==> flow/design.v (excerpt) <==
module array_mult_top (
    input             clk,
    input      [15:0] a,
    input      [15:0] b,
    output reg [31:0] p
);
For scale: roughly 940 cells after synthesis, roughly 64 flip-flops, roughly 8800 sq um of cells after synthesis.
make LEC_CHECK=0 ABC_AREA=1 CAP_MARGIN=35 CELL_PAD_IN_SITES_DETAIL_PLACEMENT=2 CELL_PAD_IN_SITES_GLOBAL_PLACEMENT=3 CORE_MARGIN=2 CORE_UTILIZATION=40 CTS_CLUSTER_SIZE=98 MAX_ROUTING_LAYER=met4 PLACE_DENSITY=0.56 SETUP_SLACK_MARGIN=0.73 SLEW_MARGIN=40 finish   # period 20.0 ns
run.sh (not shown) runs the stock make flow with config.mk's settings and CLKGATE_MAP_FILE=.
The starting point ran to the end with no violations.
Edit:
ABC_AREA = not set   (was 1)
CAP_MARGIN = 20   (was 35)
CELL_PAD_IN_SITES_DETAIL_PLACEMENT = not set   (was 2)
CELL_PAD_IN_SITES_GLOBAL_PLACEMENT = not set   (was 3)
CORE_UTILIZATION = 72   (was 40)
CTS_CLUSTER_SIZE = 14   (was 98)
MAX_ROUTING_LAYER = not set   (was met4)
PLACE_DENSITY = not set   (was 0.56)
PLACE_DENSITY_LB_ADDON = 0.03   (was not set)
SETUP_SLACK_MARGIN = 2.75   (was 0.73)
SLEW_MARGIN = 20   (was 40)
TNS_END_PERCENT = 5   (was not set)
Wire length went down by about 20%.
Synthesized area went down by 7.5%.
Synthesized cell count went down by about 27%.
Setup slack gets worse by 0.012 ns.
Die size went down by 48%.
Register-to-register slack stays flat.

========
## run A
The RTL this note starts from:
==> flow/design.v <==
`timescale 1ns/1ps
module array_mult_top (
    input             clk,
    input      [15:0] a,
    input      [15:0] b,
    output reg [31:0] p
);
    reg  [15:0] a_q, b_q;
    wire [31:0] prod;
    array_multiplier u_mult (
        .in_A(a_q),
        .in_B(b_q),
        .prod_out(prod)
    );
    always @(posedge clk) begin
        a_q <= a;
        b_q <= b;
        p   <= prod;
    end
endmodule

`timescale 1ns/1ps
module array_multiplier (
    input  [15:0] in_A,
    input  [15:0] in_B,
    output [31:0] prod_out
);
    wire [15:0] pp [15:0];   
    genvar i, j;
    generate
        for (i = 0; i < 16; i = i + 1) begin : GEN_PP_ROW
            for (j = 0; j < 16; j = j + 1) begin : GEN_PP_COL
                assign pp[i][j] = in_A[j] & in_B[i];
            end
        end
    endgenerate
    wire [31:0] row_sum [15:0];
    wire [31:0] row_carry [15:0];
    assign row_sum[0]   = {16'b0, pp[0]};
    assign row_carry[0] = 32'b0;
    genvar r;
    generate
        for (r = 1; r < 16; r = r + 1) begin : ADDER_ROWS
            wire [31:0] shifted_pp = { {16 - r{1'b0}}, pp[r], {r{1'b0}} };
            adder32 ADD_STAGE (
                .in_a(row_sum[r-1]),
                .in_b(shifted_pp),
                .cin(1'b0),
                .sum(row_sum[r]),
                .cout(row_carry[r])
            );
        end
    endgenerate
    assign prod_out = row_sum[15];
endmodule
module adder32 (
    input  [31:0] in_a,
    input  [31:0] in_b,
    input         cin,
    output [31:0] sum,
    output        cout
);
    wire [31:0] carry;
    genvar k;
    full_adder FA0 (.a(in_a[0]), .b(in_b[0]), .cin(cin), .sum(sum[0]), .cout(carry[0]));
    generate
        for (k = 1; k < 32; k = k + 1) begin : FA_CHAIN
            full_adder FAi (.a(in_a[k]), .b(in_b[k]), .cin(carry[k-1]), .sum(sum[k]), .cout(carry[k]));
        end
    endgenerate
    assign cout = carry[31];
endmodule
module full_adder (
    input  a,
    input  b,
    input  cin,
    output sum,
    output cout
);
    assign sum  = a ^ b ^ cin;
    assign cout = (a & b) | (b & cin) | (a & cin);
endmodule
Settings: LEC_CHECK=0, CAP_MARGIN=25, CORE_MARGIN=2, CORE_UTILIZATION=58, CTS_CLUSTER_SIZE=93, GPL_ROUTABILITY_DRIVEN=0, GPL_TIMING_DRIVEN=0, MIN_ROUTING_LAYER=met1, PLACE_DENSITY_LB_ADDON=0.18, SLEW_MARGIN=15, TNS_END_PERCENT=95; clock period 16.4 ns.
To summarise run A: no stage aborted, but the layout did not pass its checks, failing on setup timing.
### run A -> run B
Settings: setting CTS_CLUSTER_DIAMETER to 204 for the first time; changing CORE_UTILIZATION from 58 to 72; changing CTS_CLUSTER_SIZE from 93 to 25; changing GPL_TIMING_DRIVEN from 0 to 1; setting ABC_AREA to 1 for the first time.
==> comparison <==
Run B had finished all stages when the layout checks came back failing, citing setup timing.
| buffer and inverter count on the worst path | run B vs run A | 2 lower |
Run A has a lower total placed instance area than run B.
Between run A and run B, the flow reports die extent in x decreasing by a few percent.
After synthesis and placement, the instance count of run B is above that of run A.
NOTE critical path depth run A->run B decreased by a few percent
Max maximum frequency across run B and run A: run A
Setup slack on the worst flop-to-flop path came out lower on run B than on run A.
Relative to run B, the following input files were edited for run C:
Settings: GPL_ROUTABILITY_DRIVEN now 1, was 0; CTS_CLUSTER_DIAMETER no longer set, was 204; SETUP_SLACK_MARGIN now 2.47, previously not set; ABC_AREA no longer set, was 1.
--- outcome ---
- In run C the implementation completed, yet the final layout does not meet the checks, the culprit being setup timing.
- Taking run B as the reference, in run C cell area after layout now smaller, distinct cell type count of the synthesized netlist now larger, combinational gate area now larger.
The following lists how run D was set up differently from run C:
Settings: GPL_ROUTABILITY_DRIVEN now 0, was 1; SETUP_SLACK_MARGIN no longer set, was 2.47; CORE_UTILIZATION now 70, was 72.
Results
Run D: complete, dirty (setup timing). In run D the area after detailed placement turned out 0.75% lower than in run C. Looking at minimum clock period, run D sits 0.053 ns above run C. Run D: core footprint about 4% above run C. Run D against run C: number of endpoints failing setup at the final stage now larger, hold slack shows a reduction of 0.074 ns. Run C has higher wire length per cell than run D. Compared with run C, in run D fmax roughly the same; transition time of the tightest slew-check pin lower. | total area of sequential cells | run D vs run C | about 0.5% higher |.

========
== old ==
Starts from the design.v that is shown in full above.
Settings: LEC_CHECK=0, ABC_AREA=1, CAP_MARGIN=20, CELL_PAD_IN_SITES_DETAIL_PLACEMENT=0, CORE_ASPECT_RATIO=1.61, CORE_MARGIN=7, CORE_UTILIZATION=33, GPL_ROUTABILITY_DRIVEN=0, GPL_TIMING_DRIVEN=0, PLACE_DENSITY_LB_ADDON=0.01, SETUP_SLACK_MARGIN=5.0, SLEW_MARGIN=40, TNS_END_PERCENT=10; clock period 18.7 ns.
old: flow complete, layout not clean; failing: negative setup slack
#### Input delta (new over old)
Settings: PLACE_DENSITY_LB_ADDON no longer set, was 0.01; ABC_AREA no longer set, was 1; GPL_ROUTABILITY_DRIVEN no longer set, was 0; CORE_MARGIN now 2, was 7; GPL_TIMING_DRIVEN no longer set, was 0; CELL_PAD_IN_SITES_DETAIL_PLACEMENT no longer set, was 0; CORE_ASPECT_RATIO no longer set, was 1.61; SETUP_SLACK_MARGIN no longer set, was 5.0; SLEW_MARGIN now 20, was 40; PLACE_DENSITY now 0.6, previously not set; TNS_END_PERCENT no longer set, was 10; CORE_UTILIZATION now 40, was 33; the clock period (ns, I/O delays scaled along) now 19.6, was 18.7.
==> results <==
Completing all stages was not enough for old: its layout failed the final checks because of negative setup slack.
new | status: complete | timing, DRC, antenna: pass
new vs old, clock network area share went up by 0.31 points.
Compared with old, non-clock buffer count in new decreased by more than a quarter.
Comparing new and old, the higher detailed-route vias per instance is on new.
